exp/willow:
Design Mesh, start of the top module:
module Mesh( 
  input         clock, 
  input  [7:0]  io_in_a_0_0, 
  input  [7:0]  io_in_a_1_0, 
  input  [7:0]  io_in_a_2_0, 
  input  [7:0]  io_in_a_3_0, 
  input  [7:0]  io_in_d_0_0, 
  input  [7:0]  io_in_d_1_0, 
  input  [7:0]  io_in_d_2_0, 
  input  [7:0]  io_in_d_3_0, 
  input  [15:0]  io_in_b_0_0, 
  input  [15:0]  io_in_b_1_0, 
  input  [15:0]  io_in_b_2_0, 
  input  [15:0]  io_in_b_3_0, 
  input         io_in_control_0_0_propagate, 
  input         io_in_control_1_0_propagate, 
  input         io_in_control_2_0_propagate, 
  input         io_in_control_3_0_propagate, 
  output reg [15:0] io_out_c_0_0, 
  output reg [15:0] io_out_c_1_0, 
  output reg [15:0] io_out_c_2_0, 
  output reg [15:0] io_out_c_3_0
 );
export LEC_CHECK = 0
export ABC_AREA = 0
export CAP_MARGIN = 0
export CELL_PAD_IN_SITES_GLOBAL_PLACEMENT = 2
export CORE_MARGIN = 10
export CORE_UTILIZATION = 34
export CTS_CLUSTER_DIAMETER = 354
export CTS_CLUSTER_SIZE = 24
export GPL_TIMING_DRIVEN = 1
export SLEW_MARGIN = 20
export TNS_END_PERCENT = 20
create_clock -name core_clock -period 6.6 [get_ports {clock}]
run.sh (not shown) runs the stock make flow with config.mk's settings and CLKGATE_MAP_FILE=.
Although it ran to completion, exp/willow produced a layout that fails the final checks because of antenna rules.
> inputs changed (exp/willow -> exp/juniper)
- removing TNS_END_PERCENT (formerly 20)
- removing ABC_AREA (formerly 0)
- changing CORE_UTILIZATION from 34 to 40
- changing CORE_MARGIN from 10 to 2
- removing CELL_PAD_IN_SITES_GLOBAL_PLACEMENT (formerly 2)
- removing CTS_CLUSTER_DIAMETER (formerly 354)
- changing CAP_MARGIN from 0 to 20
- removing GPL_TIMING_DRIVEN (formerly 1)
- removing CTS_CLUSTER_SIZE (formerly 24)
- setting PLACE_DENSITY to 0.6 for the first time
- changing the clock period (ns, I/O delays scaled along) from 6.6 to 5.2
## What came out
exp/juniper: clock network contribution to total cell area 3.5 points above exp/willow
Looking at number of standard cells in the layout, taps in and fillers out, exp/juniper sits 1.7% lower than exp/willow does.
exp/juniper has completed all stages; timing, DRC and antenna checks passed.
Comparing exp/juniper against exp/willow, there is no change at all in combined area of all synthesized cells.
Setup changes, exp/juniper to exp/indigo
- an added CELL_PAD_IN_SITES_DETAIL_PLACEMENT of 2
- an added ABC_AREA of 1
- a change of CORE_MARGIN from 2 to 6
- a change of PLACE_DENSITY from 0.6 to 0.46
- an added MAX_ROUTING_LAYER of met4
- an added HOLD_SLACK_MARGIN of 0.18
- an added CELL_PAD_IN_SITES_GLOBAL_PLACEMENT of 1
- a change of SLEW_MARGIN from 20 to 30
- an added TNS_END_PERCENT of 85
- an added CTS_CLUSTER_SIZE of 87
[summary]
Final area delta for exp/indigo relative to exp/juniper: 3100 µm² higher
In exp/indigo, the global-route usage came out 5.6 points above the value in exp/juniper.
When exp/indigo is measured against exp/juniper, its setup slack turns out 0.0058 ns higher.
Diff exp/indigo..exp/juniper | period utilization | negligible
exp/juniper ended up with mesh_2_0.tile_0_0.uutDB.c2_s[13] as its capturing element of the worst setup path; exp/indigo ended up with mesh_0_2.tile_0_0.uutDB.c1_s[13].
Filler cell count ended up 4672 higher on exp/indigo than on exp/juniper.
Cmp exp/indigo vs exp/juniper: wire length higher in exp/indigo


Starting RTL as in the previous note.
==> flow/config.mk <==
export PLATFORM = sky130hd
export DESIGN_NAME = Mesh
export DESIGN_NICKNAME = Mesh
export VERILOG_FILES = /design/flow/design.v
export SDC_FILE = /design/flow/constraint.sdc
export NUM_CORES = 4
export LEC_CHECK = 0
export ABC_AREA = 1
export CAP_MARGIN = 20
export CORE_MARGIN = 2
export CORE_UTILIZATION = 71
export CTS_CLUSTER_DIAMETER = 270
export PLACE_DENSITY_LB_ADDON = 0.11
export SLEW_MARGIN = 20
export TNS_END_PERCENT = 5
==> flow/constraint.sdc <==
create_clock -name core_clock -period 3.42 [get_ports {clock}]
set_input_delay 0.6840 -clock core_clock [delete_from_list [all_inputs] [get_ports {clock}]]
set_output_delay 0.6840 -clock core_clock [all_outputs]
set_load 0.01 [all_outputs]
The starting point finished but failed the layout checks on setup timing.
Next try:
ABC_AREA = unset   (was 1)
CORE_UTILIZATION = 72   (was 71)
CTS_CLUSTER_DIAMETER = unset   (was 270)
PLACE_DENSITY = 0.65   (was unset)
PLACE_DENSITY_LB_ADDON = unset   (was 0.11)
TNS_END_PERCENT = unset   (was 5)
clock period = 4.12 ns   (was 3.42 ns; I/O delays follow)
What happened: The new run produced a layout that fails on setup timing; sequential share of layout area grows by 0.65 points; die size shrinks by 5.7%; setup slack gains 760 ps; count of clock-buffer cells in the layout grows by 11; wire length shrinks by 7.1%.
Next try:
CTS_CLUSTER_SIZE = 55   (was unset)
clock period = 2.82 ns   (was 4.12 ns; I/O delays follow)
The changed run completed, yet does not pass: setup timing.
Clock-buffer cell count came out higher by 4.
Global-route usage came out higher by 4.6 points.
Critical path depth came out lower by 2.
Next try:
CAP_MARGIN = 15   (was 20)
CTS_CLUSTER_SIZE = 79   (was 55)
SETUP_SLACK_MARGIN = 0.97   (was unset)
clock period = 5.15 ns   (was 2.82 ns; I/O delays follow)
Outcome: The new run produced a clean layout; die area stays the same; via count fell by about a fifth; first-iteration DRC count fell by well over a third; global-route usage fell by 8.3 points; utilization fell by 4.4 points; maximum frequency rose by roughly a tenth; worst hold slack gains 190 ps; worst setup slack gains 3000 ps; final area fell by a few percent.


== oak ==
Mesh again, from the RTL that the note above started with.
clock: 5.2 ns
lec_check: 0
abc_area: 1
cap_margin: 30
cell_pad_in_sites_global_placement: 1
core_margin: 2
core_utilization: 57
cts_cluster_diameter: 64
cts_cluster_size: 49
gpl_timing_driven: 0
place_density_lb_addon: 0.22
setup_slack_margin: -0.28
slew_margin: 35
The final report for oak shows a completed flow and a layout that fails verification, specifically negative setup slack.
## Diff of input files: pine against oak
Settings: ABC_AREA: 1 -> unset; CTS_CLUSTER_DIAMETER: 64 -> unset; SETUP_SLACK_MARGIN: -0.28 -> 0.83; PLACE_DENSITY_LB_ADDON: 0.22 -> unset; CELL_PAD_IN_SITES_GLOBAL_PLACEMENT: 1 -> unset; GPL_TIMING_DRIVEN: 0 -> unset; CTS_CLUSTER_SIZE: 49 -> unset; CORE_UTILIZATION: 57 -> 65; CAP_MARGIN: 30 -> 20; SLEW_MARGIN: 35 -> 20; the clock period (ns, I/O delays scaled along): 5.2 -> 3.52.
[summary]
- oak → pine: number of buffers created by CTS saw an increase; sum of routed wire length over all layers saw an increase; weighted congestion reported at the end of routability-driven placement saw little to no change; area fraction in full adders, half adders and majority gates saw an increase; non-clock buffer instance count of the final layout saw an increase.
- Shortest period the worst path allows, oak and pine: larger value in oak
- Completing all stages was not enough for pine: its layout failed the final checks because of negative setup slack.
- pine vs. oak: synthesized cell count has decreased; area of the mapped netlist has decreased; number of vias per cell after detailed routing has increased; multi-input combinational cell area has increased.
- Going from oak to pine, the fraction of standard cell area that is sequential was found to have gone down by 3.0 points.
diff inputs: pine => birch
Settings: CORE_UTILIZATION changed from 65 to 58; PLACE_DENSITY newly set to 0.6; SETUP_SLACK_MARGIN removed (was 0.83); the clock period (ns, I/O delays scaled along) changed from 3.52 to 2.27.
## What came out
What the final checks of birch revealed, after a flow that finished every stage, was a layout that fails on negative setup slack. Taking pine as the reference, in birch cell area after placement picked up an extra 800 sq um, area of all placed cells without fillers lost 1400 sq um. Of birch and pine, it is birch that has the higher number of clock buffer instances in the layout. Going from pine to birch, setup slack saw a decrease; core footprint went up. The lower initial antenna violation count of pine and birch is in birch. Row part of the cycle the worst path needs: birch higher / pine lower.
What maple does differently from birch at the input level:
Settings: SETUP_SLACK_MARGIN: unset -> 0.79; PLACE_DENSITY: 0.6 -> unset; CORE_UTILIZATION: 58 -> 64; the clock period (ns, I/O delays scaled along): 2.27 -> 4.19.
Findings:
maple: all stages done; final checks FAILED (negative setup slack). Going from birch to maple, global-route wire length before repair went up by 1.3%, die extent in x went down by 4.8%, global routing usage on met1 went up by 4.2 points, minimum setup slack in the final design went up by 1.91 ns.


Mesh again, from the RTL that the note above started with.
Settings: LEC_CHECK=0, CAP_MARGIN=20, CELL_PAD_IN_SITES_DETAIL_PLACEMENT=1, CELL_PAD_IN_SITES_GLOBAL_PLACEMENT=0, CORE_ASPECT_RATIO=1.4, CORE_MARGIN=8, CORE_UTILIZATION=59, CTS_CLUSTER_SIZE=31, MAX_ROUTING_LAYER=met4, PLACE_DENSITY_LB_ADDON=0.22, SETUP_SLACK_MARGIN=0.1, SLEW_MARGIN=40; clock period 3.98 ns.
The baseline ended with an error in clock tree synthesis (4_1_cts).
Change:
Settings changed: CELL_PAD_IN_SITES_DETAIL_PLACEMENT 1 to not set, CELL_PAD_IN_SITES_GLOBAL_PLACEMENT 0 to not set, CORE_ASPECT_RATIO 1.4 to not set, CORE_MARGIN 8 to 2, CORE_UTILIZATION 59 to 64, CTS_CLUSTER_SIZE 31 to not set, MAX_ROUTING_LAYER met4 to not set, PLACE_DENSITY_LB_ADDON 0.22 to not set, SETUP_SLACK_MARGIN 0.1 to not set, SLEW_MARGIN 40 to 20.
Clock period 3.98 ns to 4.12 ns, I/O delays scaled along.
Result: This time the run finished but fails on negative setup slack; synthesized area does not change; die area is lower by 14%; synthesized cell count does not change.
Change:
Settings changed: CORE_UTILIZATION 64 to 72, CTS_CLUSTER_SIZE set to 75, PLACE_DENSITY set to 0.65, SETUP_SLACK_MARGIN set to 0.34.
Clock period 4.12 ns to 4.5 ns, I/O delays scaled along.
Effect: The new run finished but fails on negative setup slack; worst setup slack gets better by 0.082 ns; cell count went down by a few percent; final area fell by a few percent; hold slack hardly moves; global-route usage went up by 5.1 points; clock-buffer cell count shrinks by 2.
Change:
Settings changed: CTS_CLUSTER_SIZE 75 to 79, SETUP_SLACK_MARGIN 0.34 to -0.39.
Clock period 4.5 ns to 4.0 ns, I/O delays scaled along.
The changed run ran to the end with violations: negative setup slack.
Wire length came out higher by 9.7%.
Die area does not change.
Sequential cell count does not change.
First-iteration DRC count came out higher by 25%.
Synthesized area does not change.
Worst hold slack loses 0.0047 ns.
Clock-buffer cell count came out higher by 3.
Final area came out higher by 0.80%.
Change:
Settings changed: ABC_AREA set to 1, CORE_UTILIZATION 72 to 71, CTS_CLUSTER_DIAMETER set to 270, CTS_CLUSTER_SIZE 79 to not set, PLACE_DENSITY 0.65 to not set, PLACE_DENSITY_LB_ADDON set to 0.11, SETUP_SLACK_MARGIN -0.39 to not set, TNS_END_PERCENT set to 5.
=>
- The changed run completed and failed the layout checks on negative setup slack
- synthesized cell count rose by about 40%
- synthesized area is higher by 4.6%
- via count rose by 16%
- setup slack gets worse by 0.14 ns
Change:
Settings changed: PLACE_DENSITY_LB_ADDON 0.11 to 0.21, TNS_END_PERCENT 5 to 85.
Clock period 4.0 ns to 4.02 ns, I/O delays scaled along.
=>
- Now the flow stopped in global routing (5_1_grt) (GRT-0232)
- die size stays the same
- synthesized area does not change
- synthesized cell count stays the same


== S ==
Starting RTL as in the previous note.
// Mesh
module Mesh( 
  input         clock, 
  input  [7:0]  io_in_a_0_0, 
  input  [7:0]  io_in_a_1_0, 
  input  [7:0]  io_in_a_2_0, 
  input  [7:0]  io_in_a_3_0, 
  input  [7:0]  io_in_d_0_0, 
  input  [7:0]  io_in_d_1_0, 
  input  [7:0]  io_in_d_2_0, 
  input  [7:0]  io_in_d_3_0, 
  input  [15:0]  io_in_b_0_0, 
  input  [15:0]  io_in_b_1_0, 
  input  [15:0]  io_in_b_2_0, 
  input  [15:0]  io_in_b_3_0, 
  input         io_in_control_0_0_propagate, 
  input         io_in_control_1_0_propagate, 
  input         io_in_control_2_0_propagate, 
  input         io_in_control_3_0_propagate, 
  output reg [15:0] io_out_c_0_0, 
  output reg [15:0] io_out_c_1_0, 
  output reg [15:0] io_out_c_2_0, 
  output reg [15:0] io_out_c_3_0
 );
  wire  mesh_0_0_clock; 		  			
  wire [7:0] mesh_0_0_io_in_a_0;  			
  wire [7:0] mesh_0_0_io_in_b_0; 			
  wire [15:0] mesh_0_0_io_in_d_0; 			
  wire  mesh_0_0_io_in_control_0_propagate; 
  wire [7:0] mesh_0_0_io_out_a_0; 			
  wire [15:0] mesh_0_0_io_out_c_0;			
  wire [7:0] mesh_0_0_io_out_b_0;			
  ...
clock: 1.97 ns
lec_check: 0
abc_area: 1
cap_margin: 20
core_margin: 2
core_utilization: 72
cts_cluster_size: 97
place_density: 0.6
setup_slack_margin: 0.39
slew_margin: 20
global routing: S exited with error
Edits applied to the flow inputs when going from S to R:
diff --git a/flow/config.mk b/flow/config.mk
--- a/flow/config.mk
+++ b/flow/config.mk
@@ -8 +7,0 @@
-export ABC_AREA = 1
@@ -12,3 +11,2 @@
-export CTS_CLUSTER_SIZE = 97
-export PLACE_DENSITY = 0.6
-export SETUP_SLACK_MARGIN = 0.39
+export CTS_CLUSTER_SIZE = 57
+export PLACE_DENSITY = 0.65
==> flow/constraint.sdc <==
create_clock -name core_clock -period 3.45 [get_ports {clock}]
set_input_delay 0.6900 -clock core_clock [delete_from_list [all_inputs] [get_ports {clock}]]
set_output_delay 0.6900 -clock core_clock [all_outputs]
set_load 0.01 [all_outputs]
Final checks on R, whose flow otherwise completed, came back failing, citing setup timing. Sort S and R by basic-gate share of the synthesized area counting and, or, nand and nor cells asc -> top: R. R against S; cell area after technology mapping is down by a few percent. Compared with S, in R floorplan-stage core utilization moved down, overall chip area moved down, summed standard-cell area reported by yosys moved down, number of sinks driven by the clock tree level.


Mesh again, from the RTL that the note above started with.
==> flow/config.mk <==
export PLATFORM = sky130hd
export DESIGN_NAME = Mesh
export DESIGN_NICKNAME = Mesh
export VERILOG_FILES = /design/flow/design.v
export SDC_FILE = /design/flow/constraint.sdc
export NUM_CORES = 4
export LEC_CHECK = 0
export CAP_MARGIN = 20
export CELL_PAD_IN_SITES_GLOBAL_PLACEMENT = 2
export CORE_MARGIN = 2
export CORE_UTILIZATION = 57
export CTS_CLUSTER_DIAMETER = 64
export CTS_CLUSTER_SIZE = 49
export GPL_TIMING_DRIVEN = 0
export PLACE_DENSITY = 0.6
export SLEW_MARGIN = 30
==> flow/constraint.sdc <==
create_clock -name core_clock -period 5.2 [get_ports {clock}]
set_input_delay 1.0400 -clock core_clock [delete_from_list [all_inputs] [get_ports {clock}]]
set_output_delay 1.0400 -clock core_clock [all_outputs]
set_load 0.01 [all_outputs]
The baseline finished with timing, DRC and antenna clean.
Change:
Settings changed: ABC_AREA from default to 1, CELL_PAD_IN_SITES_GLOBAL_PLACEMENT 2 to default, CORE_UTILIZATION 57 to 72, CTS_CLUSTER_DIAMETER 64 to default, CTS_CLUSTER_SIZE 49 to default, GPL_TIMING_DRIVEN 0 to default, SLEW_MARGIN 30 to 20.
Clock period 5.2 ns to 2.05 ns, I/O delays scaled along.
Outcome:
- This time the run aborted during global routing with GRT-0232
- die area goes down by 17%
- synthesized cell count goes up by 41%
- area after synthesis goes up by about 4.6%
Change:
Settings changed: ABC_AREA 1 to default, CORE_UTILIZATION 72 to 40.
Clock period 2.05 ns to 5.79 ns, I/O delays scaled along.
Result: The new run passed the timing, DRC and antenna checks. Die size came out higher by 71%. Synthesized cell count came out lower by 29%. Area after synthesis came out lower by 4.4%.
Change:
Clock period 5.79 ns to 5.07 ns, I/O delays scaled along.
- critical path depth is lower by 1
- die area stays the same
- via count is higher by 0.64%
